==> design/flow/config.mk <==
export PLATFORM = sky130hd
export DESIGN_NAME = processor
export DESIGN_NICKNAME = processor
export VERILOG_FILES = /design/flow/design.v
export SDC_FILE = /design/flow/constraint.sdc
export NUM_CORES = 4
export LEC_CHECK = 0
export CAP_MARGIN = 10
export CELL_PAD_IN_SITES_DETAIL_PLACEMENT = 2
export CELL_PAD_IN_SITES_GLOBAL_PLACEMENT = 3
export CORE_MARGIN = 2
export CORE_UTILIZATION = 40
export GPL_ROUTABILITY_DRIVEN = 0
export GPL_TIMING_DRIVEN = 0
export HOLD_SLACK_MARGIN = 0.08
export MAX_ROUTING_LAYER = met4
export MIN_ROUTING_LAYER = met2
export PLACE_DENSITY_LB_ADDON = 0.17
export SLEW_MARGIN = 10
export TNS_END_PERCENT = 10
==> design/flow/constraint.sdc <==
create_clock -name core_clock -period 11.7 [get_ports {clk}]
set_input_delay 2.3400 -clock core_clock [delete_from_list [all_inputs] [get_ports {clk}]]
set_output_delay 2.3400 -clock core_clock [all_outputs]
set_load 0.01 [all_outputs]
==> design/flow/design.v <==
`timescale 1ns / 1ps
module decode(instr,opcode,rd_index,rs_index,rt_index,constant,shamt,address);
input [15:0] instr;
output [3:0] opcode;
output [2:0] rd_index,rs_index,rt_index,shamt;
output [5:0] constant;
output [8:0] address;
assign opcode   = instr[15:12];
assign rd_index = instr[11:9];
assign rs_index = instr[8:6];
assign rt_index = instr[5:3];
assign shamt    = instr[2:0];
assign constant = instr[5:0];
assign address  = instr[11:3];
endmodule
`timescale 1ns / 1ps
module control_unit(instr,opcode,rd_index,rs_index,rt_index,shamt,constant,address);
input [15:0] instr;
output  [3:0] opcode;
output  [2:0] rd_index,rs_index,rt_index,shamt;
output [5:0] constant;
output [8:0] address;
decode call(instr,opcode,rd_index,rs_index,rt_index,constant,shamt,address);
endmodule
`timescale 1ns / 1ps
module ALU(clk,reset,op_code,rd,rs,rt,rd_store,shamt,constant,hi,lo);
input clk,reset;
input [3:0] op_code;                   				  
input [15:0]rs,rt;  								        	  
input [15:0]rd_store;                                
input [5:0] constant;										  
input [2:0] shamt;                				        
reg [31:0] TEMP;                                      
wire [15:0] mem_addr;
output reg[15:0] rd;  							            
output reg[15:0] hi,lo;                             
reg [15:0] RAM [0:7];
assign mem_addr = rs + constant;
always @ (*)
	begin
		TEMP = rs * rt;  
		if(op_code== 0)					 
			begin                    
			rd = rs + rt; 
			end
		else if (op_code==1)				 
			begin               
			rd = rs << shamt;
			end
		else if (op_code==2)				 
			begin           
			rd = rs >> shamt; 
			end
		else if (op_code==4) 			 
			begin           
			rd = lo; 
			end
		else if (op_code==5) 			 
			begin           
			rd = hi;   
			end
		else if (op_code==6) 			 
			begin           
			rd = rs | rt; 
			end
		else if (op_code==7) 			 
			begin 
			rd = rs & rt; 
			end
		else if (op_code==8) 			 
			begin 
			rd = rs + constant; 
			end
		else if (op_code==9) 			 
			begin          
			rd = constant; 
			end         
		else if (op_code==10) 			 
			begin             
			rd = (mem_addr < 8) ? RAM [mem_addr[2:0]] : 16'd0;  
			end
		else   							 
			begin 
			rd = 0; 
			end
	end
always @ (posedge clk, posedge reset)
	begin
	if (reset)
		begin
		hi <= 0;
		lo <= 0;
		RAM[0] <= 16'b 0000000000000001;
		RAM[1] <= 16'b 0000000000000101;                      
		RAM[2] <= 16'b 0000000000000000;
		RAM[3] <= 16'b 0000000000000000;
		RAM[4] <= 16'b 0000000000000011;
		RAM[5] <= 16'b 0000000000000001;
		RAM[6] <= 16'b 0000000000000001;
		RAM[7] <= 16'b 0000000000000001;
		end
	else
		begin
		if (op_code == 3)
			begin
			hi <= TEMP[31:16];     			  
			lo <= TEMP[15:0];					 
			end
		if (op_code == 11 && mem_addr < 8)
			RAM[mem_addr[2:0]] <= rd_store;
		end
	end
endmodule
`timescale 1ns / 1ps
module data_path(clk,reset,op_code,rd_index,rs_index,rt_index,shamt,constant,rd_value,rs_value,rt_value,low,high,SR);
input clk,reset;
input [3:0] op_code;
input [2:0] rd_index, rs_index, rt_index, shamt;
input [5:0] constant;
output [15:0] rd_value;
output reg [15:0] rs_value,rt_value;
output [15:0] low,high;
output reg [15:0] SR;	
wire [15:0] hi,lo;
reg [3:0] flags;
reg wr_en;
reg [15:0] regfile[0:7];
always@(*)
	begin
     if (op_code>=0 && op_code<=7)		 
			begin
			rs_value=regfile[rs_index];
			rt_value=regfile[rt_index];
			end
    else if (op_code>=8 && op_code<=11)  
			begin
			rs_value=regfile[rs_index]; 
			rt_value=0;
			end
    else 
			begin 								 
			rs_value=0;
			rt_value=0; 
			end
	end
always @(*)
	begin	
	flags = 4'b0000;
	if(rs_value==rt_value)
			flags[3]=1;                                	    
	else if(rs_value<rt_value)
			flags[2]=1;                           		   	 
	else if(rs_value[15]==1 && rt_value[15]==1)
			flags[0]=1;                          			   
	else if(rs_value[15]==0 && rt_value[15]==0)
			flags[0]=1;                                 	  
	else if(rs_value[15:0] || rt_value[15:0])
			flags[1]=1;                          			  
	end
always @(*)
	begin
	wr_en = !(op_code == 3 || op_code >= 11);
	end
always @(posedge clk, posedge reset)
	begin
	if (reset)
		begin
		regfile[0] <= 7;
		regfile[1] <= 6;
		regfile[2] <= 5;
		regfile[3] <= 4;
		regfile[4] <= 3;
		regfile[5] <= 2;
		regfile[6] <= 1;
		regfile[7] <= 0;
		SR <= 16'b0000000000000000;
		end
	else
		begin
		if (wr_en)
			regfile[rd_index] <= rd_value;
		SR <= {12'b000000000000, flags};
		end
	end
assign low = lo;
assign high = hi;
ALU call(clk,reset,op_code,rd_value,rs_value,rt_value,regfile[rd_index],shamt,constant,hi,lo);
endmodule
`timescale 1ns / 1ps
module processor(clk,reset,instr,PC,opcode,rd_index,rs_index,rt_index,shamt,constant,address,rd_value,rs_value,rt_value,low_out,high_out,SR);
input clk,reset;
input [15:0] instr;							 
reg [7:0] pc;
output [7:0] PC;
output [3:0] opcode;
output [2:0] rd_index, rs_index, rt_index, shamt;
output [5:0] constant;
output [8:0] address;
output [15:0] rd_value,rs_value,rt_value,low_out,high_out,SR;
always @ (posedge clk,posedge reset)
begin
	if(reset==1)
		begin
		pc<=0;
		end
	else if (pc>14)								 
		begin
		pc <= 0;
		end
	else if(opcode>=12 && opcode<=14) 		 
		begin
		pc <= pc + address; 
		end
	else 
		begin
		pc <= pc + 1; 								 
		end
end
assign PC = pc;
wire [3:0] opcode;
wire [2:0] rd_index,rs_index,rt_index,shamt;
wire [5:0] constant;
wire [8:0] address;
control_unit cal1(instr,opcode,rd_index,rs_index,rt_index,shamt,constant,address);
data_path cal2(clk,reset,opcode,rd_index,rs_index,rt_index,shamt,constant,rd_value,rs_value,rt_value,low_out,high_out,SR);
endmodule 
==> design/flow/run.sh <==
#!/bin/bash
# the make line also repeats each setting of config.mk as NAME=value (left out here)
make -C /OpenROAD-flow-scripts/flow DESIGN_CONFIG=/design/flow/config.mk WORK_HOME=/design/flow/orfs CLKGATE_MAP_FILE= finish
==> results of run 1 <==
[routing by layer]
metal  track usage  overflow
met1             -         -
met2         0.751         0
met3         0.816        38
met4         0.429         2
met5             -         -
[repair_timing]
item	4_1_cts
gates resized	80
buffers inserted	18
hold buffers	0
endpoints found under the setup margin	38
pin swaps	11
[metrics by stage]
| step | util | instance area, um2 |
|---|---|---|
| floorplan | - | 28400 |
| global placement | 0.441 | 30900 |
| detailed placement | 0.445 | 31200 |
| CTS | 0.469 | 32900 |
==> out/qor.yml, run 1 <==
status: "aborted with a tool error"
failing_step: "global routing (5_1_grt)"
stop_error: "[ERROR GRT-0116] Global routing finished with congestion. Check the congestion regions in the DRC Viewer."
place_inst: 4072
fp.coreArea_um2: 70100
top_cells_by_area: "sky130_fd_sc_hd__dfrtp_1, sky130_fd_sc_hd__fa_1, sky130_fd_sc_hd__mux2_2, sky130_fd_sc_hd__ha_1, sky130_fd_sc_hd__nand2_1"
synth_area_um2: 28400
synthDominantAreaCellType: "sky130_fd_sc_hd__dfrtp_1"
ff_type: "sky130_fd_sc_hd__dfrtp_1"
dp_slack_ns: -3.02
synth_flop_count: 300
buffers_on_ports: 137
simple_gate_area_frac: 0.121
cts_num_sinks: 300
grt_remaining_overflow: 40
netlist.top_cell.by_instances: "sky130_fd_sc_hd__nand2_1"
clockBufferDepth: 3
synth_cells: 2970
globalRouteTotalUtil: 0.706
clk_root_buffer_cell: "sky130_fd_sc_hd__clkbuf_16"
synth.yosys.chip_area_um2: 28400
netlist-cell-type-count: 92
design.portCount: 153
fp_util: 0.404
synthDominantCellAreaShare: 0.247
floorplan.die.height_um: 270
yosysWarnings: 6
edf_count: 0
synth-compound-area-share: 0.136
dpl.hpwl_mm: 106
syn_avg_cell_area_um2: 9.55
synth.yosys.num_cells: 2970
xor_area_frac: 0.0176
synth.area.mux_share: 0.173
synth.yosys.seq_area_share: 0.266
synth.logic.top_family: "adder cells"
synthAdderAreaFrac: 0.212
die-area_um2: 73000
dieWidth_um: 270
placement_rows: 97
htree_levels: 2
cts_inserted_buffers: 37
post_synthesis_async_set_or_reset_flop_share: 1.00
synth.top_cells.by_count: "sky130_fd_sc_hd__nand2_1, sky130_fd_sc_hd__mux2_2, sky130_fd_sc_hd__dfrtp_1, sky130_fd_sc_hd__nor2_1, sky130_fd_sc_hd__inv_1"
==> inputs of run 2 (changes only) <==
Settings changed: ABC_AREA set to 1, CAP_MARGIN 10 to 0, CELL_PAD_IN_SITES_DETAIL_PLACEMENT 2 to not set, CELL_PAD_IN_SITES_GLOBAL_PLACEMENT 3 to 0, CORE_UTILIZATION 40 to 71, CTS_CLUSTER_DIAMETER set to 212, CTS_CLUSTER_SIZE set to 53, GPL_ROUTABILITY_DRIVEN 0 to not set, GPL_TIMING_DRIVEN 0 to not set, HOLD_SLACK_MARGIN 0.08 to 0.29, MAX_ROUTING_LAYER met4 to not set, MIN_ROUTING_LAYER met2 to not set, PLACE_DENSITY_LB_ADDON 0.17 to 0.3, SETUP_SLACK_MARGIN set to 0.83, SLEW_MARGIN 10 to 20, TNS_END_PERCENT 10 to not set.
Clock period 11.7 ns to 8.24 ns, I/O delays scaled along.
==> out/qor.yml, run 2 <==
synth.area.mux_share: 0.0199
xor_area_frac: 0.00885
simple_gate_area_frac: 0.246
globalRouteTotalUtil: 0.857
ff_type: "sky130_fd_sc_hd__dfrtp_1"
clockBufferDepth: 3
stop_error: "[ERROR GRT-0116] Global routing finished with congestion. Check the congestion regions in the DRC Viewer."
netlist-cell-type-count: 54
placement_rows: 72
clk_root_buffer_cell: "sky130_fd_sc_hd__clkbuf_16"
synth_flop_count: 300
failing_step: "global routing (5_1_grt)"
design.portCount: 153
status: "aborted with a tool error"
netlist.top_cell.by_instances: "sky130_fd_sc_hd__nand2_1"
fp.coreArea_um2: 38600
synth.yosys.chip_area_um2: 27700
floorplan.die.height_um: 202
dp_slack_ns: -0.801
place_inst: 4629
synth-compound-area-share: 0.120
yosysWarnings: 6
htree_levels: 1
placed_area_um2: 32800
cts_num_sinks: 300
dieWidth_um: 202
dpl.hpwl_mm: 88.3
synthDominantAreaCellType: "sky130_fd_sc_hd__dfrtp_1"
synth_area_um2: 27700
synth.yosys.num_cells: 3701
synth.yosys.seq_area_share: 0.272
grt_remaining_overflow: 765
synthDominantCellAreaShare: 0.253
die-area_um2: 40600
synth_cells: 3701
top_cells_by_area: "sky130_fd_sc_hd__dfrtp_1, sky130_fd_sc_hd__fa_1, sky130_fd_sc_hd__nand2_1, sky130_fd_sc_hd__inv_1, sky130_fd_sc_hd__ha_1"
syn_avg_cell_area_um2: 7.48
synthAdderAreaFrac: 0.217
buffers_on_ports: 140
post_synthesis_async_set_or_reset_flop_share: 1.00
fp_util: 0.718
edf_count: 0
synth.logic.top_family: "simple AND/OR/NAND/NOR gates"
cts_inserted_buffers: 9
synth.top_cells.by_count: "sky130_fd_sc_hd__nand2_1, sky130_fd_sc_hd__inv_1, sky130_fd_sc_hd__nor2_1, sky130_fd_sc_hd__dfrtp_1, sky130_fd_sc_hd__o21ai_0"
gpl.final_weighted_congestion: 1.24
[run 2: metal layers]
metal	track usage	overflow
met5	0.504	9
met4	0.873	285
met3	0.741	50
met2	0.999	391
met1	0.835	30
[run 2: repair_timing]
action                                  4_1_cts
gates resized                               418
endpoints found under the setup margin       40
hold buffers                                  0
buffers inserted                            113
gates cloned                                  4
pin swaps                                   185
[run 2: metrics by stage]
step	total power (uW)	utilization
CTS	5120	0.917
detailed placement	4190	0.851
floorplan	3040	-
global placement	4040	0.851
==> inputs of run 3 (changes only) <==
Settings changed: ABC_AREA 1 to not set, CAP_MARGIN 0 to 20, CELL_PAD_IN_SITES_GLOBAL_PLACEMENT 0 to not set, CORE_UTILIZATION 71 to 58, CTS_CLUSTER_DIAMETER 212 to not set, CTS_CLUSTER_SIZE 53 to not set, HOLD_SLACK_MARGIN 0.29 to not set, PLACE_DENSITY_LB_ADDON 0.3 to not set, SETUP_SLACK_MARGIN 0.83 to not set.
Clock period 8.24 ns to 3.35 ns, I/O delays scaled along.
==> out/qor.yml, run 3 <==
synth.yosys.num_cells: 2970
synth-compound-area-share: 0.136
dp_slack_ns: -4.71
drt-wirelength-per-cell_um: 30.3
synth_area_um2: 28400
dr_total_vias: 30411
placement_rows: 81
startpoint_type: "primary input"
worst_slew_slack_as_a_fraction_of_its_limit: 0.206
critPathRequiredTime_ns: 3.80
crit_path_end_kind: "flop"
timing.critical_path.arrival_ns: 7.58
synth.area.mux_share: 0.173
area_delta_synth_final_pct: 45.7
tightest_slew_ns: 1.19
final_slew_violations: 0
drtIter0Drc: 4307
path_clk_slew_ns: 0.07
synth.top_cells.by_count: "sky130_fd_sc_hd__nand2_1, sky130_fd_sc_hd__mux2_2, sky130_fd_sc_hd__dfrtp_1, sky130_fd_sc_hd__nor2_1, sky130_fd_sc_hd__inv_1"
stage_log_warnings: 65
timing.critical_path.fanout_max: 8
tritoncts: "built"
total_power_consumption_of_the_routed_design_uw: 20700
cp_num_buf_inv: 11
clockBufferDepth: 3
timing.reg2reg.worst_path_depth: 27
status: "failed layout checks"
synthDominantAreaCellType: "sky130_fd_sc_hd__dfrtp_1"
grt_pass1_vias: 30576
power.leakage_uw: 0.0190
synth.yosys.chip_area_um2: 28400
gpl.final_weighted_congestion: 1.06
worst_path_most_repeated_cell: "sky130_fd_sc_hd__fa_1"
drc: 0
critical_path.reg2reg.startpoint: "cal2.regfile[1][1]$_DFFE_PP1P_"
p_clk_uw: 4720
pwr-share-clk: 0.228
power.share.sequential: 0.230
worstHoldPathType: "in2async"
antenna_found_initial: 5
drv.max_cap_violation_count: 0
power.group.top: "combinational logic"
edf_count: 0
ff_type: "sky130_fd_sc_hd__dfrtp_1"
power.combinational.total_uw: 11200
clock.fmax_ghz: 0.140
clk_root_buffer_cell: "sky130_fd_sc_hd__clkbuf_16"
dieWidth_um: 225
netlist-cell-type-count: 92
xor_area_frac: 0.0176
switching_power_uw: 8550
simple_gate_area_frac: 0.121
power.share.combinational: 0.542
top_cells_by_area: "sky130_fd_sc_hd__dfrtp_1, sky130_fd_sc_hd__fa_1, sky130_fd_sc_hd__mux2_2, sky130_fd_sc_hd__ha_1, sky130_fd_sc_hd__nand2_1"
synthDominantCellAreaShare: 0.247
report.final.hold_viol_count: 0
floorplan.die.height_um: 225
detail_route.first_pass.iterations: 8
globalRouteTotalUtil: 0.517
grt_remaining_overflow: 0
p_int_uw: 12200
grt_max_degree: 95
fp_util: 0.584
wire_length_of_the_first_global_routing_pass_mm: 193
fp.coreArea_um2: 48500
die-area_um2: 50700
detail_route.wirelength_mm: 136
netlist.top_cell.by_instances: "sky130_fd_sc_hd__nand2_1"
design.portCount: 153
synth.logic.top_family: "adder cells"
yosysWarnings: 6
worst_r2r_dst: "cal2.call.hi[13]$_DFFE_PP0N_"
final.fill_count: 2457
cts_inserted_buffers: 37
timing_worst_setup_path_type: "in2reg"
buffers_on_ports: 140
critical_path.endpoint: "cal2.call.hi[13]$_DFFE_PP0N_"
ff2ff_setup_slack_ns: -3.71
drt.antenna.violating_nets: 0
seq_cell_power_uw: 4770
power_per_cell_area_nw_per_um2: 502
dpl.hpwl_mm: 94.3
power.switching_fraction: 0.413
cts_num_sinks: 300
setup.worst_path.start: "instr[6]"
post_synthesis_async_set_or_reset_flop_share: 1.00
synthAdderAreaFrac: 0.212
syn_avg_cell_area_um2: 9.55
htree_levels: 2
synth_flop_count: 300
crit_cells: 31
clock.latency.late_pin_ns: 0.61
timing.final.ws_setup_ns: -3.78
synth.yosys.seq_area_share: 0.266
post_drt_via_cell_ratio: 6.77
final_min_period_over_clock_period: 2.13
max_stage_delay_ns: 0.60
setup_viol: 330
timing.clock.skew_ns: 0.0650
max-vdd-ir-drop_mv: 0.538
finalNetCount: 4223
cp_slowest_cell: "sky130_fd_sc_hd__fa_1"
layout_min_cycle_time_ns: 7.13
failed_checks: "negative setup slack"
critical_path.top_delay_family: "adder cells"
setup_repair_after_global_routing_missed_its_margin: "true"
synth_cells: 2970
hold_slack_ns: 0.429
==> run 3: layout make-up <==
class | instances | area (um2) | area share
clock inverter | 19 | 374 | 0.00906
timing repair buffer | 1042 | 9460 | 0.229
clock buffer | 48 | 1040 | 0.0251
tap | 622 | 778 | 0.0188
inverter | 274 | 1090 | 0.0263
multi-input combinational | 2187 | 21000 | 0.509
sequential | 300 | 7530 | 0.182
antenna | 1 | 2.50 | 0.0000606
==> run 3: through the flow <==
stage | cells | TNS, ns | area, um2 | util
2_1_floorplan | 2981 | -969.13 | 29800 | -
3_3_place_gp | 4294 | -923.70 | 37100 | 0.764
3_5_place_dp | 4294 | -960.69 | 37100 | 0.764
4_1_cts | 4442 | -612.18 | 40200 | 0.829
5_1_grt | 4492 | -678.05 | 41300 | 0.851
6_report | 4493 | -679.62 | 41300 | 0.851
==> run 3: layer usage <==
layer  share of wire  vias up  global-route usage
met5          0.0010        -                   0
met4           0.093       12               0.337
met3            0.15      884               0.187
met2            0.41     2800               0.743
li1                -    12008                   -
met1            0.35    14707               0.658
==> run 3: repair_timing <==
| item | CTS | global route |
|---|---|---|
| gates cloned | 3 | 2 |
| hold buffers | 0 | 0 |
| pin swaps | 133 | 122 |
| buffers inserted | 84 | 59 |
| endpoints found under the setup margin | 338 | 333 |
| resized | 342 | 153 |
==> inputs of run 4 (changes only) <==
Settings changed: CTS_CLUSTER_SIZE set to 72, HOLD_SLACK_MARGIN set to 0.27, PLACE_DENSITY_LB_ADDON set to 0.03, SETUP_SLACK_MARGIN set to 1.34, TNS_END_PERCENT set to 5.
Clock period 3.35 ns to 4.71 ns, I/O delays scaled along.
==> out/qor.yml, run 4 <==
worstHoldPathType: "reg2reg"
hold_slack_ns: 0.517
grt_max_degree: 112
path_clk_slew_ns: 0.07
power_per_cell_area_nw_per_um2: 360
timing.clock.skew_ns: 0.0497
drt-wirelength-per-cell_um: 33.3
placed_area_um2: 35900
power.share.combinational: 0.547
synthDominantAreaCellType: "sky130_fd_sc_hd__dfrtp_1"
simple_gate_area_frac: 0.121
worstHoldPathCells: 1
timing.reg2reg.worst_path_depth: 26
globalRouteTotalUtil: 0.545
synth.logic.top_family: "adder cells"
failed_checks: "max-capacitance violations, max-slew violations, negative setup slack"
synth-compound-area-share: 0.136
synthDominantCellAreaShare: 0.247
clockBufferDepth: 3
fp.coreArea_um2: 48500
setup_viol: 300
finalNetCount: 4165
antenna_found_initial: 10
edf_count: 0
power.group.top: "combinational logic"
synth_area_um2: 28400
dr_total_vias: 31718
buffers_on_ports: 140
stage_log_warnings: 66
ff2ff_setup_slack_ns: -2.59
critical_path.reg2reg.startpoint: "cal2.regfile[3][11]$_DFFE_PP0P_"
report.final.hold_viol_count: 0
top_cells_by_area: "sky130_fd_sc_hd__dfrtp_1, sky130_fd_sc_hd__fa_1, sky130_fd_sc_hd__mux2_2, sky130_fd_sc_hd__ha_1, sky130_fd_sc_hd__nand2_1"
wire_length_of_the_first_global_routing_pass_mm: 203
placement_rows: 81
drv.max_cap_violation_count: 1
cts_num_sinks: 300
power.combinational.total_uw: 7990
setup_repair_after_global_routing_missed_its_margin: "true"
synth.yosys.num_cells: 2970
detail_route.wirelength_mm: 148
final_slew_violations: 9
startpoint_type: "primary input"
hold_path_startpoint: "cal2.call.RAM[4][5]$_DFFE_PP0P_"
synth_cells: 2970
post_drt_via_cell_ratio: 7.15
grt_remaining_overflow: 0
clk_root_buffer_cell: "sky130_fd_sc_hd__clkbuf_16"
yosysWarnings: 6
seq_cell_power_uw: 3450
switching_power_uw: 6310
setup-tns-final_ns: -342.79
crit_path_end_kind: "flop"
drtIter0Drc: 5076
dieWidth_um: 225
final_min_period_over_clock_period: 1.59
xor_area_frac: 0.0176
post_synthesis_async_set_or_reset_flop_share: 1.00
tritoncts: "built"
floorplan.die.height_um: 225
synth.yosys.chip_area_um2: 28400
max_stage_delay_ns: 0.72
grt_pass1_vias: 31869
gpl.final_weighted_congestion: 1.09
detail_route.first_pass.iterations: 14
timing.final.ws_setup_ns: -2.79
max-vdd-ir-drop_mv: 0.611
setup.worst_path.start: "instr[7]"
timing_worst_setup_path_type: "in2reg"
synth.yosys.seq_area_share: 0.266
power.share.sequential: 0.236
synthAdderAreaFrac: 0.212
clock.latency.late_pin_ns: 0.63
power.switching_fraction: 0.432
layout.cell_area.non_filler_um2: 40500
syn_avg_cell_area_um2: 9.55
clock.fmax_ghz: 0.133
drc: 0
synth.top_cells.by_count: "sky130_fd_sc_hd__nand2_1, sky130_fd_sc_hd__mux2_2, sky130_fd_sc_hd__dfrtp_1, sky130_fd_sc_hd__nor2_1, sky130_fd_sc_hd__inv_1"
cp_slowest_cell: "sky130_fd_sc_hd__a221oi_1"
htree_levels: 2
die-area_um2: 50700
p_int_uw: 8290
timing.critical_path.fanout_max: 8
design.portCount: 153
synth.area.mux_share: 0.173
crit_cells: 30
power.leakage_uw: 0.0187
cts_hold_repair.buffers: 0
area_delta_synth_final_pct: 43.0
p_clk_uw: 3170
timing.critical_path.arrival_ns: 7.97
hold-path-endpoint: "cal2.call.RAM[4][5]$_DFFE_PP0P_"
dp_slack_ns: -3.73
cp_num_buf_inv: 10
critical_path.top_delay_family: "adder cells"
pwr-share-clk: 0.217
synth_flop_count: 300
worst_path_most_repeated_cell: "sky130_fd_sc_hd__fa_1"
status: "failed layout checks"
dpl.hpwl_mm: 91.9
netlist-cell-type-count: 92
tightest_slew_ns: 1.86
ff_type: "sky130_fd_sc_hd__dfrtp_1"
fp_util: 0.584
critPathRequiredTime_ns: 5.17
layout_min_cycle_time_ns: 7.50
worst_slew_slack_as_a_fraction_of_its_limit: -0.248
drt.antenna.violating_nets: 0
critical_path.endpoint: "cal2.call.hi[15]$_DFFE_PP0N_"
netlist.top_cell.by_instances: "sky130_fd_sc_hd__nand2_1"
cts_inserted_buffers: 36
worst_r2r_dst: "cal2.call.hi[15]$_DFFE_PP0N_"
run 4: repair_timing:
item	4_1_cts	5_1_grt
pin swaps	105	115
endpoints found under the setup margin	350	349
gates cloned	5	0
resized	466	271
setup buffers	66	39
run 4: per-layer routing:
layer | global-route usage | wire length (um) | vias to the layer above | share of wire
met2 | 0.820 | 61300 | 3241 | 0.41
li1 | - | - | 11927 | -
met1 | 0.609 | 45400 | 15034 | 0.31
met4 | 0.477 | 18600 | 10 | 0.13
met3 | 0.200 | 22600 | 1506 | 0.15
met5 | 0.000978 | 142 | - | 0.00096
run 4: final cells by class:
cell class | count | area (um2)
multi-input cells | 2187 | 20800
repair buffers | 985 | 9100
fillers | 2434 | 8000
flip-flops and latches | 300 | 7530
inverters | 274 | 1080
clock buffers | 48 | 1010
well taps | 622 | 778
clock inverters | 16 | 248
diodes | 4 | 10.0
run 4: stage by stage:
step	std cells	utilization	power [uW]
after floorplan	2981	-	6470
after global placement	4257	0.739	9610
after detailed placement	4257	0.739	9820
after CTS	4392	0.810	13400
after global routing	4433	0.835	14900
final	4436	0.835	14600
==> inputs of run 5 (changes only) <==
Settings changed: CORE_UTILIZATION 58 to 40, CTS_CLUSTER_SIZE 72 to not set, HOLD_SLACK_MARGIN 0.27 to not set, PLACE_DENSITY_LB_ADDON 0.03 to not set, SETUP_SLACK_MARGIN 1.34 to 1.31, TNS_END_PERCENT 5 to not set.
Clock period 4.71 ns to 8.42 ns, I/O delays scaled along.
==> out/qor.yml, run 5 <==
floorplan.die.height_um: 270
drtIter0Drc: 2409
p_int_uw: 4370
synth.yosys.seq_area_share: 0.266
synth.area.mux_share: 0.173
timing_worst_setup_path_type: "in2reg"
hold-path-endpoint: "cal2.regfile[6][0]$_DFFE_PP1P_"
grt_pass1_vias: 27700
tritoncts: "built"
final_min_period_over_clock_period: 0.957
power.share.sequential: 0.263
cp_slowest_cell: "sky130_fd_sc_hd__fa_1"
seq_cell_power_uw: 1960
ff2ff_setup_slack_ns: 1.31
timing.reg2reg.worst_path_depth: 27
synthAdderAreaFrac: 0.212
yosysWarnings: 6
place_inst: 4329
htree_levels: 2
timing.clock.skew_ns: 0.0299
worst_path_most_repeated_cell: "sky130_fd_sc_hd__fa_1"
timing.critical_path.fanout_max: 8
power.leakage_uw: 0.0171
grt_max_degree: 165
synth_area_um2: 28400
dr_total_vias: 26710
synth_flop_count: 300
dieWidth_um: 270
edf_count: 0
startpoint_type: "primary input"
status: "complete, no violations"
setup.worst_path.start: "instr[3]"
netlist.top_cell.by_instances: "sky130_fd_sc_hd__nand2_1"
report.final.hold_viol_count: 0
clk_root_buffer_cell: "sky130_fd_sc_hd__clkbuf_16"
power.share.combinational: 0.514
synth_cells: 2970
power_per_cell_area_nw_per_um2: 195
post_drt_via_cell_ratio: 5.89
hold_slack_ns: 0.499
detail_route.first_pass.iterations: 6
design.portCount: 153
pwr-share-clk: 0.223
power.switching_fraction: 0.413
gpl.final_weighted_congestion: 1.01
buffers_on_ports: 140
critical_path.endpoint: "cal2.call.hi[12]$_DFFE_PP0N_"
worst_r2r_dst: "cal2.call.hi[12]$_DFFE_PP0N_"
area_delta_synth_final_pct: 35.0
clock.latency.late_pin_ns: 0.60
drv.max_cap_violation_count: 0
synth.yosys.chip_area_um2: 28400
clockBufferDepth: 3
max_stage_delay_ns: 0.58
post_synthesis_async_set_or_reset_flop_share: 1.00
clock.fmax_ghz: 0.124
hold_path_startpoint: "cal2.regfile[6][0]$_DFFE_PP1P_"
cts_num_sinks: 300
critPathRequiredTime_ns: 8.87
total_power_consumption_of_the_routed_design_uw: 7450
xor_area_frac: 0.0176
worstHoldPathType: "reg2reg"
globalRouteTotalUtil: 0.332
placement_rows: 97
ff_type: "sky130_fd_sc_hd__dfrtp_1"
synth-compound-area-share: 0.136
setup_viol: 0
crit_path_end_kind: "flop"
syn_avg_cell_area_um2: 9.55
synth.logic.top_family: "adder cells"
die-area_um2: 73000
power.group.top: "combinational logic"
synth.top_cells.by_count: "sky130_fd_sc_hd__nand2_1, sky130_fd_sc_hd__mux2_2, sky130_fd_sc_hd__dfrtp_1, sky130_fd_sc_hd__nor2_1, sky130_fd_sc_hd__inv_1"
placed_area_um2: 34500
dpl.hpwl_mm: 93.8
path_clk_slew_ns: 0.07
simple_gate_area_frac: 0.121
worstHoldPathCells: 2
synthDominantCellAreaShare: 0.247
p_clk_uw: 1660
max-vdd-ir-drop_mv: 0.146
cts_inserted_buffers: 38
switching_power_uw: 3080
synth.yosys.num_cells: 2970
layout_min_cycle_time_ns: 8.05
drt.antenna.violating_nets: 0
finish.cell_count_without_fillers: 4534
timing.critical_path.arrival_ns: 8.50
power.combinational.total_uw: 3830
grt_remaining_overflow: 0
final_slew_violations: 0
synthDominantAreaCellType: "sky130_fd_sc_hd__dfrtp_1"
drc: 0
setup_repair_after_global_routing_missed_its_margin: "true"
wire_length_of_the_first_global_routing_pass_mm: 182
tightest_slew_ns: 1.17
critical_path.top_delay_family: "adder cells"
cp_num_buf_inv: 8
antenna_found_initial: 3
netlist-cell-type-count: 92
fp.coreArea_um2: 70100
finalNetCount: 3948
layout.cell_area.non_filler_um2: 38300
drt-wirelength-per-cell_um: 27.0
detail_route.wirelength_mm: 123
crit_cells: 29
stage_log_warnings: 65
top_cells_by_area: "sky130_fd_sc_hd__dfrtp_1, sky130_fd_sc_hd__fa_1, sky130_fd_sc_hd__mux2_2, sky130_fd_sc_hd__ha_1, sky130_fd_sc_hd__nand2_1"
fp_util: 0.404
critical_path.reg2reg.startpoint: "cal2.regfile[2][4]$_DFFE_PP0P_"
worst_slew_slack_as_a_fraction_of_its_limit: 0.198
==> run 5: layout make-up <==
type	count	area, um2
Fill cell	6326	31900
Multi-Input combinational cell	2187	20300
Sequential cell	300	7530
Timing Repair Buffer	766	6930
Tap cell	940	1180
Clock buffer	54	1100
Inverter	274	1060
Clock inverter	12	151
Antenna cell	1	2.50
==> run 5: layer usage <==
metal,global-route usage,up-vias,routed length (um)
li1,-,11484,-
met1,0.440,13588,50300
met2,0.520,1304,54700
met3,0.0636,334,10400
met4,0.166,0,7220
met5,0,-,0
==> run 5: stage by stage <==
step	setup WS, ns	util	setup TNS [ns]
after global placement	-0.657	0.492	-11.34
after floorplan	0.320	-	0
after global routing	0.200	0.545	0
after detailed placement	-0.635	0.492	-12.21
after CTS	0.428	0.537	0
final	0.366	0.545	0
==> run 5: what timing repair did <==
item,CTS,global route
cloned,3,1
setup endpoints to repair,37,37
resized,311,96
setup buffers,112,22
hold buffers,0,0
pin swaps,109,88
==> inputs of run 6 (changes only) <==
Settings changed: ABC_AREA set to 1, CORE_UTILIZATION 40 to 72, CTS_CLUSTER_DIAMETER set to 324, CTS_CLUSTER_SIZE set to 98, PLACE_DENSITY set to 0.43, SETUP_SLACK_MARGIN 1.31 to not set.
Clock period 8.42 ns to 6.62 ns, I/O delays scaled along.
==> out/qor.yml, run 6 <==
synth.yosys.num_cells: 3701
post_synthesis_async_set_or_reset_flop_share: 1.00
place_inst: 4689
globalRouteTotalUtil: 0.934
synthDominantAreaCellType: "sky130_fd_sc_hd__dfrtp_1"
design.portCount: 153
placement_rows: 71
stop_error: "[ERROR GRT-0116] Global routing finished with congestion. Check the congestion regions in the DRC Viewer."
synth_cells: 3701
synth_area_um2: 27700
synth.yosys.seq_area_share: 0.272
dp_slack_ns: -2.16
htree_levels: 1
clk_root_buffer_cell: "sky130_fd_sc_hd__clkbuf_16"
clockBufferDepth: 3
synth.area.mux_share: 0.0199
edf_count: 0
xor_area_frac: 0.00885
netlist.top_cell.by_instances: "sky130_fd_sc_hd__nand2_1"
floorplan.die.height_um: 200
placed_area_um2: 33400
status: "aborted with a tool error"
fp_util: 0.734
buffers_on_ports: 140
dpl.hpwl_mm: 87.8
yosysWarnings: 6
synthAdderAreaFrac: 0.217
synthDominantCellAreaShare: 0.253
simple_gate_area_frac: 0.246
syn_avg_cell_area_um2: 7.48
grt_remaining_overflow: 2907
synth.top_cells.by_count: "sky130_fd_sc_hd__nand2_1, sky130_fd_sc_hd__inv_1, sky130_fd_sc_hd__nor2_1, sky130_fd_sc_hd__dfrtp_1, sky130_fd_sc_hd__o21ai_0"
failing_step: "global routing (5_1_grt)"
synth.yosys.chip_area_um2: 27700
gpl.final_weighted_congestion: 1.23
cts_inserted_buffers: 7
die-area_um2: 40100
top_cells_by_area: "sky130_fd_sc_hd__dfrtp_1, sky130_fd_sc_hd__fa_1, sky130_fd_sc_hd__nand2_1, sky130_fd_sc_hd__inv_1, sky130_fd_sc_hd__ha_1"
synth.logic.top_family: "simple AND/OR/NAND/NOR gates"
cts_hold_repair.buffers: 0
dieWidth_um: 200
synth_flop_count: 300
fp.coreArea_um2: 37800
synth-compound-area-share: 0.120
cts_num_sinks: 300
ff_type: "sky130_fd_sc_hd__dfrtp_1"
netlist-cell-type-count: 54
-- run 6: what timing repair did --
action,CTS
resized,457
pin swaps,197
cloned,4
setup endpoints to repair,40
setup buffers,131
-- run 6: per-stage QoR --
| stage | power [uW] | hold WS, ns |
|---|---|---|
| 3_5_place_dp | 5290 | 0.461 |
| 3_3_place_gp | 5130 | 0.458 |
| 4_1_cts | 6420 | 0.491 |
| 2_1_floorplan | 3810 | 0.448 |
-- run 6: routing by layer --
layer,track usage,overflow
met3,0.862,485
met5,0.635,55
met1,0.927,663
met4,0.853,527
met2,1.07,1177
==> inputs of run 7 (changes only) <==
Settings changed: ABC_AREA 1 to 0, CAP_MARGIN 20 to 10, CELL_PAD_IN_SITES_DETAIL_PLACEMENT set to 1, CELL_PAD_IN_SITES_GLOBAL_PLACEMENT set to 2, CORE_MARGIN 2 to 8, CORE_UTILIZATION 72 to 48, CTS_CLUSTER_DIAMETER 324 to 168, CTS_CLUSTER_SIZE 98 to 53, GPL_ROUTABILITY_DRIVEN set to 1, GPL_TIMING_DRIVEN set to 1, MAX_ROUTING_LAYER set to met4, MIN_ROUTING_LAYER set to met2, PLACE_DENSITY 0.43 to not set, PLACE_DENSITY_LB_ADDON set to 0.14, SETUP_SLACK_MARGIN set to 0.17, SLEW_MARGIN 20 to 10.
Clock period 6.62 ns to 9.3 ns, I/O delays scaled along.
==> out/qor.yml, run 7 <==
cts_num_sinks: 300
globalRouteTotalUtil: 0.678
gpl.final_weighted_congestion: 1.30
synthAdderAreaFrac: 0.212
clk_root_buffer_cell: "sky130_fd_sc_hd__clkbuf_16"
netlist-cell-type-count: 92
synth.logic.top_family: "adder cells"
cts_inserted_buffers: 10
dp_slack_ns: -0.242
placement_rows: 89
post_synthesis_async_set_or_reset_flop_share: 1.00
synth.top_cells.by_count: "sky130_fd_sc_hd__nand2_1, sky130_fd_sc_hd__mux2_2, sky130_fd_sc_hd__dfrtp_1, sky130_fd_sc_hd__nor2_1, sky130_fd_sc_hd__inv_1"
clockBufferDepth: 3
grt_remaining_overflow: 42
design.portCount: 153
yosysWarnings: 6
xor_area_frac: 0.0176
top_cells_by_area: "sky130_fd_sc_hd__dfrtp_1, sky130_fd_sc_hd__fa_1, sky130_fd_sc_hd__mux2_2, sky130_fd_sc_hd__ha_1, sky130_fd_sc_hd__nand2_1"
fp.coreArea_um2: 58700
netlist.top_cell.by_instances: "sky130_fd_sc_hd__nand2_1"
synth_area_um2: 28400
stop_error: "[ERROR GRT-0116] Global routing finished with congestion. Check the congestion regions in the DRC Viewer."
synth_cells: 2970
synth.yosys.seq_area_share: 0.266
synth_flop_count: 300
simple_gate_area_frac: 0.121
synth-compound-area-share: 0.136
synthDominantAreaCellType: "sky130_fd_sc_hd__dfrtp_1"
failing_step: "global routing (5_1_grt)"
syn_avg_cell_area_um2: 9.55
fp_util: 0.483
buffers_on_ports: 140
edf_count: 0
floorplan.die.height_um: 259
cts_hold_repair.buffers: 0
dpl.hpwl_mm: 94.6
dieWidth_um: 259
place_inst: 3972
status: "aborted with a tool error"
synthDominantCellAreaShare: 0.247
synth.area.mux_share: 0.173
ff_type: "sky130_fd_sc_hd__dfrtp_1"
htree_levels: 1
synth.yosys.num_cells: 2970
synth.yosys.chip_area_um2: 28400
die-area_um2: 67100
run 7: timing repair:
action	in CTS
buffers inserted	4
pin swaps	7
endpoints found under the setup margin	16
resized	15
run 7: layer usage:
layer / GRT overflow / global-route usage
met5: - / -
met1: - / -
met2: 3 / 0.706
met4: 8 / 0.445
met3: 31 / 0.786
run 7: per-stage QoR:
stage,utilization,cell area (um2)
3_3_place_gp,0.549,32200
3_5_place_dp,0.549,32200
4_1_cts,0.556,32600
2_1_floorplan,-,28500
==> inputs of run 8 (changes only) <==
Settings changed: ABC_AREA 0 to not set, CAP_MARGIN 10 to 20, CELL_PAD_IN_SITES_DETAIL_PLACEMENT 1 to not set, CELL_PAD_IN_SITES_GLOBAL_PLACEMENT 2 to not set, CORE_MARGIN 8 to 2, CORE_UTILIZATION 48 to 58, CTS_CLUSTER_DIAMETER 168 to 44, CTS_CLUSTER_SIZE 53 to 75, GPL_ROUTABILITY_DRIVEN 1 to not set, GPL_TIMING_DRIVEN 1 to not set, MAX_ROUTING_LAYER met4 to not set, MIN_ROUTING_LAYER met2 to not set, PLACE_DENSITY_LB_ADDON 0.14 to not set, SETUP_SLACK_MARGIN 0.17 to 1.3, SLEW_MARGIN 10 to 40, TNS_END_PERCENT set to 5.
Clock period 9.3 ns to 4.68 ns, I/O delays scaled along.
==> out/qor.yml, run 8 <==
status: "failed layout checks"
failed_checks: "negative setup slack"
timing.reg2reg.worst_path_depth: 27
pwr-share-clk: 0.236
critical_path.cell_chain: "buf_6 -> nor2b_1 -> buf_4 -> a221oi_1 -> o221a_4 -> buf_4 -> nand2_1 -> fa_1 -> fa_2 -> fa_1 -> fa_1 -> fa_1 -> fa_1 -> inv_2 -> ha_4 -> nand2_2 -> o211ai_1 -> a211oi_1 -> a21bo_2 -> o21a_1 -> o211ai_1 -> nand3b_1 -> xor2_1 -> mux2_2"
globalRouteTotalUtil: 0.491
clock.latency.late_pin_ns: 0.64
clockBufferDepth: 3
worst_r2r_dst: "cal2.call.hi[12]$_DFFE_PP0N_"
power.switching_fraction: 0.422
drt.antenna.violating_nets: 0
seq_cell_power_uw: 3430
netlist.top_cell.by_instances: "sky130_fd_sc_hd__nand2_1"
stage_log_warnings: 64
p_clk_uw: 3390
cts_inserted_buffers: 42
p_int_uw: 8290
path_clk_slew_ns: 0.06
netlist-cell-type-count: 92
dieWidth_um: 225
detail_route.wirelength_mm: 135
grt_max_degree: 94
worstHoldPathCells: 2
die-area_um2: 50700
setup.worst_path.start: "instr[6]"
power.share.combinational: 0.525
cts_hold_repair.buffers: 0
top_cells_by_area: "sky130_fd_sc_hd__dfrtp_1, sky130_fd_sc_hd__fa_1, sky130_fd_sc_hd__mux2_2, sky130_fd_sc_hd__ha_1, sky130_fd_sc_hd__nand2_1"
worst_path_most_repeated_cell: "sky130_fd_sc_hd__fa_1"
grt_pass1_vias: 30234
worstHoldPathType: "reg2reg"
fp_util: 0.584
final_slew_violations: 0
hold_path_startpoint: "cal2.call.lo[15]$_DFFE_PP0N_"
finish.utilization: 0.819
cp_num_buf_inv: 4
hold-path-endpoint: "cal2.call.lo[15]$_DFFE_PP0N_"
area_delta_synth_final_pct: 40.2
cp_slowest_cell: "sky130_fd_sc_hd__fa_1"
tritoncts: "built"
wire_length_of_the_first_global_routing_pass_mm: 185
synth_cells: 2970
setup_viol: 300
setup_repair_after_global_routing_missed_its_margin: "true"
max-vdd-ir-drop_mv: 0.417
detail_route.first_pass.iterations: 8
power.share.sequential: 0.239
post_synthesis_async_set_or_reset_flop_share: 1.00
power_per_cell_area_nw_per_um2: 361
dpl.hpwl_mm: 90.6
grt_remaining_overflow: 0
finish.cell_count_without_fillers: 4429
xor_area_frac: 0.0176
synthDominantAreaCellType: "sky130_fd_sc_hd__dfrtp_1"
synthAdderAreaFrac: 0.212
timing.critical_path.fanout_max: 11
total_power_consumption_of_the_routed_design_uw: 14300
synth_flop_count: 300
synth.logic.top_family: "adder cells"
buffers_on_ports: 140
synthDominantCellAreaShare: 0.247
report.final.hold_viol_count: 0
tightest_slew_ns: 0.914
power.leakage_uw: 0.0184
drv.max_cap_violation_count: 0
crit_path_end_kind: "flop"
power.combinational.total_uw: 7530
power.group.top: "combinational logic"
synth.top_cells.by_count: "sky130_fd_sc_hd__nand2_1, sky130_fd_sc_hd__mux2_2, sky130_fd_sc_hd__dfrtp_1, sky130_fd_sc_hd__nor2_1, sky130_fd_sc_hd__inv_1"
synth.yosys.num_cells: 2970
timing.clock.skew_ns: 0.0652
critPathRequiredTime_ns: 5.15
synth.yosys.chip_area_um2: 28400
layout_min_cycle_time_ns: 7.23
placement_rows: 81
crit_cells: 24
finalNetCount: 4152
floorplan.die.height_um: 225
simple_gate_area_frac: 0.121
max_stage_delay_ns: 0.57
yosysWarnings: 6
syn_avg_cell_area_um2: 9.55
place_inst: 4265
drt-wirelength-per-cell_um: 30.5
design.portCount: 153
synth-compound-area-share: 0.136
final_min_period_over_clock_period: 1.54
gpl.final_weighted_congestion: 1.08
drc: 0
critical_path.top_delay_family: "adder cells"
dr_total_vias: 30230
critical_path.endpoint: "cal2.call.hi[12]$_DFFE_PP0N_"
synth_area_um2: 28400
ff2ff_setup_slack_ns: -2.38
startpoint_type: "primary input"
ff_type: "sky130_fd_sc_hd__dfrtp_1"
final.fill_count: 2744
dp_slack_ns: -3.49
timing_worst_setup_path_type: "in2reg"
worst_slew_slack_as_a_fraction_of_its_limit: 0.389
edf_count: 0
antenna_found_initial: 4
post_drt_via_cell_ratio: 6.83
clk_root_buffer_cell: "sky130_fd_sc_hd__clkbuf_16"
cts_num_sinks: 300
htree_levels: 2
drtIter0Drc: 4175
fp.coreArea_um2: 48500
synth.yosys.seq_area_share: 0.266
critical_path.reg2reg.startpoint: "cal2.regfile[0][9]$_DFFE_PP0P_"
synth.area.mux_share: 0.173
clock.fmax_ghz: 0.138
timing.final.ws_setup_ns: -2.55
switching_power_uw: 6060
timing.critical_path.arrival_ns: 7.70
run 8: metal layers:
metal  routed length, um  global-route usage
met4               14900               0.385
met5                  56                   0
met3               17800               0.131
met2               57800               0.762
met1               44400               0.582
run 8: per-stage QoR:
step                setup TNS (ns)  area [um2]  hold WS (ns)
floorplan                  -417.05       28900         0.453
global placement           -638.97       35700         0.464
detailed placement         -656.36       35800         0.489
CTS                        -207.70       38500         0.509
global route               -322.90       39700         0.529
finish                     -302.13       39700         0.509
run 8: cell type report:
| class | instances | area, um2 | area share |
|---|---|---|---|
| timing repair buffer | 966 | 8430 | 0.212 |
| multi-input combinational | 2187 | 20500 | 0.515 |
| clock buffer | 48 | 1090 | 0.0275 |
| clock inverter | 30 | 367 | 0.00923 |
| antenna | 2 | 5.00 | 0.000126 |
| inverter | 274 | 1080 | 0.0271 |
| sequential | 300 | 7530 | 0.190 |
| tap | 622 | 778 | 0.0196 |
run 8: what timing repair did:
item / CTS / global route
pin swaps: 56 / 81
endpoints found under the hold margin: 0 / 0
endpoints found under the setup margin: 347 / 347
buffers inserted: 44 / 40
gates resized: 321 / 246
==> inputs of run 9 (changes only) <==
Settings changed: CELL_PAD_IN_SITES_DETAIL_PLACEMENT set to 2, CORE_UTILIZATION 58 to 40, CTS_CLUSTER_DIAMETER 44 to not set, CTS_CLUSTER_SIZE 75 to not set, SETUP_SLACK_MARGIN 1.3 to not set, SLEW_MARGIN 40 to 20, TNS_END_PERCENT 5 to 10.
Clock period 4.68 ns to 8.27 ns, I/O delays scaled along.
==> out/qor.yml, run 9 <==
globalRouteTotalUtil: 0.663
clk_root_buffer_cell: "sky130_fd_sc_hd__clkbuf_16"
simple_gate_area_frac: 0.121
synth_flop_count: 300
buffers_on_ports: 140
synth.area.mux_share: 0.173
synthDominantAreaCellType: "sky130_fd_sc_hd__dfrtp_1"
post_synthesis_async_set_or_reset_flop_share: 1.00
design.portCount: 153
synth.yosys.seq_area_share: 0.266
synthDominantCellAreaShare: 0.247
edf_count: 0
synth.yosys.chip_area_um2: 28400
cts_inserted_buffers: 38
top_cells_by_area: "sky130_fd_sc_hd__dfrtp_1, sky130_fd_sc_hd__fa_1, sky130_fd_sc_hd__mux2_2, sky130_fd_sc_hd__ha_1, sky130_fd_sc_hd__nand2_1"
synth_cells: 2970
synth_area_um2: 28400
grt_remaining_overflow: 30
synth.logic.top_family: "adder cells"
die-area_um2: 73000
status: "aborted with a tool error"
synthAdderAreaFrac: 0.212
synth.top_cells.by_count: "sky130_fd_sc_hd__nand2_1, sky130_fd_sc_hd__mux2_2, sky130_fd_sc_hd__dfrtp_1, sky130_fd_sc_hd__nor2_1, sky130_fd_sc_hd__inv_1"
fp_util: 0.404
dp_slack_ns: -1.54
dieWidth_um: 270
cts_num_sinks: 300
syn_avg_cell_area_um2: 9.55
clockBufferDepth: 3
cts_hold_repair.buffers: 0
failing_step: "global routing (5_1_grt)"
synth.yosys.num_cells: 2970
netlist-cell-type-count: 92
placement_rows: 97
floorplan.die.height_um: 270
gpl.final_weighted_congestion: 1.00
fp.coreArea_um2: 70100
xor_area_frac: 0.0176
netlist.top_cell.by_instances: "sky130_fd_sc_hd__nand2_1"
yosysWarnings: 6
htree_levels: 2
synth-compound-area-share: 0.136
stop_error: "[ERROR GRT-0232] Routing congestion too high. Check the congestion heatmap in the GUI."
dpl.hpwl_mm: 127
ff_type: "sky130_fd_sc_hd__dfrtp_1"
-- run 9: metrics by stage --
step / util / total power [uW] / cells / setup TNS, ns / instance area [um2]
after floorplan: - / 3590 / 2981 / -16.90 / 28400
after detailed placement: 0.487 / 5720 / 4367 / -37.54 / 34200
after CTS: 0.528 / 7980 / 4502 / -0.281 / 37000
after global placement: 0.487 / 5330 / 4367 / -21.14 / 34200
-- run 9: layer usage --
| metal | GRT usage | GRT overflow |
|---|---|---|
| met1 | 0.657 | 0 |
| met2 | 0.864 | 9 |
| met3 | 0.471 | 2 |
| met4 | 0.667 | 19 |
| met5 | 0.172 | 0 |
-- run 9: repair_timing --
item | 4_1_cts
gates cloned | 3
setup buffers | 62
pin swaps | 95
endpoints found under the setup margin | 38
resized | 286
==> inputs of run 10 (changes only) <==
Settings changed: ABC_AREA set to 0, CAP_MARGIN 20 to 0, CELL_PAD_IN_SITES_DETAIL_PLACEMENT 2 to 1, CELL_PAD_IN_SITES_GLOBAL_PLACEMENT set to 1, CORE_MARGIN 2 to 8, CORE_UTILIZATION 40 to 48, CTS_CLUSTER_DIAMETER set to 168, CTS_CLUSTER_SIZE set to 53, GPL_ROUTABILITY_DRIVEN set to 0, GPL_TIMING_DRIVEN set to 0, MAX_ROUTING_LAYER set to met5, MIN_ROUTING_LAYER set to met2, PLACE_DENSITY_LB_ADDON set to 0.21, SETUP_SLACK_MARGIN set to 0.17, SLEW_MARGIN 20 to 10, TNS_END_PERCENT 10 to not set.
Clock period 8.27 ns to 7.98 ns, I/O delays scaled along.
==> out/qor.yml, run 10 <==
synth_flop_count: 300
synth.yosys.seq_area_share: 0.266
synth.top_cells.by_count: "sky130_fd_sc_hd__nand2_1, sky130_fd_sc_hd__mux2_2, sky130_fd_sc_hd__dfrtp_1, sky130_fd_sc_hd__nor2_1, sky130_fd_sc_hd__inv_1"
syn_avg_cell_area_um2: 9.55
synth-compound-area-share: 0.136
post_synthesis_async_set_or_reset_flop_share: 1.00
synth.area.mux_share: 0.173
fp_util: 0.483
synthDominantCellAreaShare: 0.247
clockBufferDepth: 3
status: "aborted with a tool error"
synthDominantAreaCellType: "sky130_fd_sc_hd__dfrtp_1"
yosysWarnings: 6
edf_count: 0
ff_type: "sky130_fd_sc_hd__dfrtp_1"
buffers_on_ports: 137
xor_area_frac: 0.0176
cts_inserted_buffers: 10
simple_gate_area_frac: 0.121
synth.yosys.chip_area_um2: 28400
design.portCount: 153
fp.coreArea_um2: 58700
stop_error: "[ERROR GRT-0116] Global routing finished with congestion. Check the congestion regions in the DRC Viewer."
floorplan.die.height_um: 259
synth.logic.top_family: "adder cells"
clk_root_buffer_cell: "sky130_fd_sc_hd__clkbuf_16"
placed_area_um2: 31500
failing_step: "global routing (5_1_grt)"
synthAdderAreaFrac: 0.212
htree_levels: 1
synth.yosys.num_cells: 2970
placement_rows: 89
die-area_um2: 67100
dieWidth_um: 259
top_cells_by_area: "sky130_fd_sc_hd__dfrtp_1, sky130_fd_sc_hd__fa_1, sky130_fd_sc_hd__mux2_2, sky130_fd_sc_hd__ha_1, sky130_fd_sc_hd__nand2_1"
grt_remaining_overflow: 173
netlist-cell-type-count: 92
dpl.hpwl_mm: 94.3
cts_hold_repair.buffers: 0
synth_cells: 2970
netlist.top_cell.by_instances: "sky130_fd_sc_hd__nand2_1"
synth_area_um2: 28400
globalRouteTotalUtil: 0.690
cts_num_sinks: 300
-- run 10: layer usage --
| layer | GRT overflow | global-route usage |
|---|---|---|
| met5 | 31 | 0.557 |
| met4 | 21 | 0.488 |
| met3 | 110 | 0.777 |
| met2 | 11 | 0.733 |
| met1 | - | - |
-- run 10: repair_timing --
item	in CTS
cloned	7
pin swaps	124
endpoints found under the setup margin	298
setup buffers	177
gates resized	549
-- run 10: metrics by stage --
stage	instances	total power [uW]	hold WS [ns]	setup WS (ns)
floorplan	2981	3840	0.453	-0.0337
global placement	3891	5050	0.463	-4.03
detailed placement	3901	5190	0.491	-3.16
CTS	4101	6590	0.513	-0.279
==> inputs of run 11 (changes only) <==
Settings changed: ABC_AREA 0 to not set, CAP_MARGIN 0 to 20, CELL_PAD_IN_SITES_DETAIL_PLACEMENT 1 to not set, CELL_PAD_IN_SITES_GLOBAL_PLACEMENT 1 to 0, CORE_MARGIN 8 to 2, CORE_UTILIZATION 48 to 40, CTS_CLUSTER_DIAMETER 168 to not set, CTS_CLUSTER_SIZE 53 to not set, GPL_TIMING_DRIVEN 0 to not set, MAX_ROUTING_LAYER met5 to met4, PLACE_DENSITY_LB_ADDON 0.21 to not set, SETUP_SLACK_MARGIN 0.17 to not set, SLEW_MARGIN 10 to 20, TNS_END_PERCENT set to 45.
Clock period 7.98 ns to 5.46 ns, I/O delays scaled along.
==> out/qor.yml, run 11 <==
edf_count: 0
yosysWarnings: 6
cts_hold_repair.buffers: 0
post_synthesis_async_set_or_reset_flop_share: 1.00
stop_error: "[ERROR GRT-0116] Global routing finished with congestion. Check the congestion regions in the DRC Viewer."
grt_remaining_overflow: 308
synth.top_cells.by_count: "sky130_fd_sc_hd__nand2_1, sky130_fd_sc_hd__mux2_2, sky130_fd_sc_hd__dfrtp_1, sky130_fd_sc_hd__nor2_1, sky130_fd_sc_hd__inv_1"
clockBufferDepth: 3
synth.logic.top_family: "adder cells"
synth.yosys.chip_area_um2: 28400
syn_avg_cell_area_um2: 9.55
design.portCount: 153
htree_levels: 2
globalRouteTotalUtil: 0.633
dp_slack_ns: -3.07
placement_rows: 97
synth.yosys.num_cells: 2970
place_inst: 4532
cts_inserted_buffers: 37
clk_root_buffer_cell: "sky130_fd_sc_hd__clkbuf_16"
buffers_on_ports: 140
xor_area_frac: 0.0176
netlist-cell-type-count: 92
fp_util: 0.404
status: "aborted with a tool error"
cts_num_sinks: 300
synth-compound-area-share: 0.136
ff_type: "sky130_fd_sc_hd__dfrtp_1"
synth_flop_count: 300
synthAdderAreaFrac: 0.212
top_cells_by_area: "sky130_fd_sc_hd__dfrtp_1, sky130_fd_sc_hd__fa_1, sky130_fd_sc_hd__mux2_2, sky130_fd_sc_hd__ha_1, sky130_fd_sc_hd__nand2_1"
failing_step: "global routing (5_1_grt)"
synth_area_um2: 28400
synthDominantCellAreaShare: 0.247
synthDominantAreaCellType: "sky130_fd_sc_hd__dfrtp_1"
fp.coreArea_um2: 70100
synth.yosys.seq_area_share: 0.266
die-area_um2: 73000
dpl.hpwl_mm: 88.5
synth_cells: 2970
dieWidth_um: 270
simple_gate_area_frac: 0.121
synth.area.mux_share: 0.173
floorplan.die.height_um: 270
netlist.top_cell.by_instances: "sky130_fd_sc_hd__nand2_1"
run 11: timing repair:
action | CTS
buffers inserted | 121
endpoints found under the setup margin | 299
cloned | 12
gates resized | 559
pin swaps | 124
run 11: metal layers:
layer	overflow	GRT usage
met1	-	-
met2	41	0.673
met3	224	0.714
met4	43	0.414
met5	-	-
run 11: per-stage QoR:
step	hold WS, ns	TNS (ns)	cell area [um2]
2_1_floorplan	0.453	-218.48	28400
3_3_place_gp	0.462	-419.10	35600
3_5_place_dp	0.491	-448.31	35600
4_1_cts	0.507	-61.92	39900
==> inputs of run 12 (changes only) <==
Settings changed: ABC_AREA set to 0, CAP_MARGIN 20 to 5, CELL_PAD_IN_SITES_DETAIL_PLACEMENT set to 0, CELL_PAD_IN_SITES_GLOBAL_PLACEMENT 0 to 1, CORE_UTILIZATION 40 to 27, CTS_CLUSTER_DIAMETER set to 202, GPL_ROUTABILITY_DRIVEN 0 to not set, GPL_TIMING_DRIVEN set to 1, MAX_ROUTING_LAYER met4 to not set, MIN_ROUTING_LAYER met2 to not set, PLACE_DENSITY_LB_ADDON set to 0.19, TNS_END_PERCENT 45 to not set.
Clock period 5.46 ns to 8.13 ns, I/O delays scaled along.
==> out/qor.yml, run 12 <==
final_min_period_over_clock_period: 0.984
final_slew_violations: 0
power_per_cell_area_nw_per_um2: 204
critical_path.endpoint: "rd_value[4]"
setup_repair_after_global_routing_missed_its_margin: "true"
post_synthesis_async_set_or_reset_flop_share: 1.00
total_power_consumption_of_the_routed_design_uw: 7700
netlist-cell-type-count: 92
globalRouteTotalUtil: 0.250
seq_area_um2: 7530
xor_area_frac: 0.0176
synthDominantCellAreaShare: 0.247
top_cells_by_area: "sky130_fd_sc_hd__dfrtp_1, sky130_fd_sc_hd__fa_1, sky130_fd_sc_hd__mux2_2, sky130_fd_sc_hd__ha_1, sky130_fd_sc_hd__nand2_1"
clock.fmax_ghz: 0.125
timing_worst_setup_path_type: "in2out"
die-area_um2: 108000
syn_avg_cell_area_um2: 9.55
detail_route.wirelength_mm: 136
pwr-share-clk: 0.231
cts_hold_repair.buffers: 0
power.share.combinational: 0.509
hold_slack_ns: 0.494
netlist.top_cell.by_instances: "sky130_fd_sc_hd__nand2_1"
synth.area.mux_share: 0.173
ff2ff_setup_slack_ns: 1.03
antenna_found_initial: 4
cp_num_buf_inv: 10
timing.clock.skew_ns: 0.0384
grt_max_degree: 172
crit_path_end_kind: "output pin"
critical_path.reg2reg.startpoint: "cal2.regfile[7][9]$_DFFE_PP0P_"
power.combinational.total_uw: 3920
seq_cell_power_uw: 2000
crit_cells: 22
fp.coreArea_um2: 104000
power.share.sequential: 0.260
setup-tns-final_ns: 0
power.switching_fraction: 0.417
power.leakage_uw: 0.0169
critical_path.cell_chain: "buf_4 -> buf_12 -> or3_4 -> buf_6 -> buf_4 -> o221a_2 -> buf_12 -> buf_4 -> ha_1 -> nor2b_2 -> o31a_1 -> o21ai_1 -> a21o_1 -> or4_1 -> o211ai_1 -> and4_1 -> buf_6 -> buf_4 -> nand3_4 -> a211oi_4 -> buf_6 -> clkdlybuf4s15_1"
clock.latency.late_pin_ns: 0.62
clockBufferDepth: 3
finish.cell_count_without_fillers: 4943
synth_area_um2: 28400
status: "complete, no violations"
max_stage_delay_ns: 0.51
hold_path_startpoint: "cal2.call.RAM[7][15]$_DFFE_PP0P_"
placement_rows: 118
setup_viol: 0
simple_gate_area_frac: 0.121
synth.top_cells.by_count: "sky130_fd_sc_hd__nand2_1, sky130_fd_sc_hd__mux2_2, sky130_fd_sc_hd__dfrtp_1, sky130_fd_sc_hd__nor2_1, sky130_fd_sc_hd__inv_1"
worst_path_most_repeated_cell: "sky130_fd_sc_hd__buf_4"
gpl.final_weighted_congestion: 0.933
worst_slew_slack_as_a_fraction_of_its_limit: 0.225
setup.worst_path.start: "instr[8]"
drt.antenna.violating_nets: 0
detail_route.first_pass.iterations: 6
dieWidth_um: 328
htree_levels: 2
synthAdderAreaFrac: 0.212
report.final.hold_viol_count: 0
p_int_uw: 4490
p_clk_uw: 1780
buffers_on_ports: 140
synthDominantAreaCellType: "sky130_fd_sc_hd__dfrtp_1"
critPathRequiredTime_ns: 6.50
cts_num_sinks: 300
drc: 0
fp_util: 0.273
dpl.hpwl_mm: 107
critical_path.top_delay_family: "buffers and inverters"
synth.yosys.num_cells: 2970
switching_power_uw: 3210
layout_min_cycle_time_ns: 8.00
max-vdd-ir-drop_mv: 0.171
stage_log_warnings: 62
path_clk_slew_ns: 0.06
grt_pass1_vias: 27444
hold-path-endpoint: "cal2.call.RAM[7][15]$_DFFE_PP0P_"
wire_length_of_the_first_global_routing_pass_mm: 197
synth.logic.top_family: "adder cells"
cp_slowest_cell: "sky130_fd_sc_hd__or4_1"
drv.max_cap_violation_count: 0
synth.yosys.chip_area_um2: 28400
worstHoldPathType: "reg2reg"
power.group.top: "combinational logic"
grt_remaining_overflow: 0
synth-compound-area-share: 0.136
place_inst: 4830
yosysWarnings: 6
edf_count: 0
synth_cells: 2970
timing.critical_path.fanout_max: 11
ff_type: "sky130_fd_sc_hd__dfrtp_1"
drtIter0Drc: 2058
clk_root_buffer_cell: "sky130_fd_sc_hd__clkbuf_16"
timing.critical_path.arrival_ns: 6.37
floorplan.die.height_um: 328
timing.reg2reg.worst_path_depth: 26
worst_r2r_dst: "cal2.call.hi[12]$_DFFE_PP0N_"
tritoncts: "built"
finalNetCount: 3914
worstHoldPathCells: 1
drt-wirelength-per-cell_um: 27.5
synth.yosys.seq_area_share: 0.266
design.portCount: 153
tightest_slew_ns: 1.16
post_drt_via_cell_ratio: 5.27
startpoint_type: "primary input"
final.fill_count: 10567
cts_inserted_buffers: 39
area_delta_synth_final_pct: 33.3
combGateArea_um2: 19700
synth_flop_count: 300
dr_total_vias: 26036
run 12: cell type report:
| cell class | count | area share |
|---|---|---|
| antenna | 2 | 0.000132 |
| clock buffer | 60 | 0.0322 |
| clock inverter | 9 | 0.00228 |
| inverter | 274 | 0.0281 |
| multi-input combinational | 2187 | 0.520 |
| sequential | 300 | 0.199 |
| tap | 1380 | 0.0457 |
| timing repair buffer | 731 | 0.172 |
run 12: layer usage:
| metal | track usage | share of wire | vias to the layer above |
|---|---|---|---|
| met2 | 0.404 | 0.46 | 937 |
| met4 | 0.0809 | 0.035 | 0 |
| met1 | 0.346 | 0.45 | 13488 |
| met5 | 0 | 0 | - |
| li1 | - | - | 11413 |
| met3 | 0.0311 | 0.058 | 198 |
run 12: repair_timing:
action / CTS / global route
cloned: 0 / 2
buffers inserted: 18 / 21
endpoints found under the setup margin: 34 / 30
pin swaps: 22 / 68
gates resized: 84 / 136
run 12: stage by stage:
stage	area, um2	util	setup slack [ns]
2_1_floorplan	28700	-	0.00422
3_3_place_gp	35300	0.340	-1.13
3_5_place_dp	35300	0.340	-1.17
4_1_cts	37000	0.356	-0.0412
5_1_grt	37800	0.364	-0.0772
6_report	37800	0.364	0.132
Power figures rest on the tool's default switching activity, not on a simulated workload.
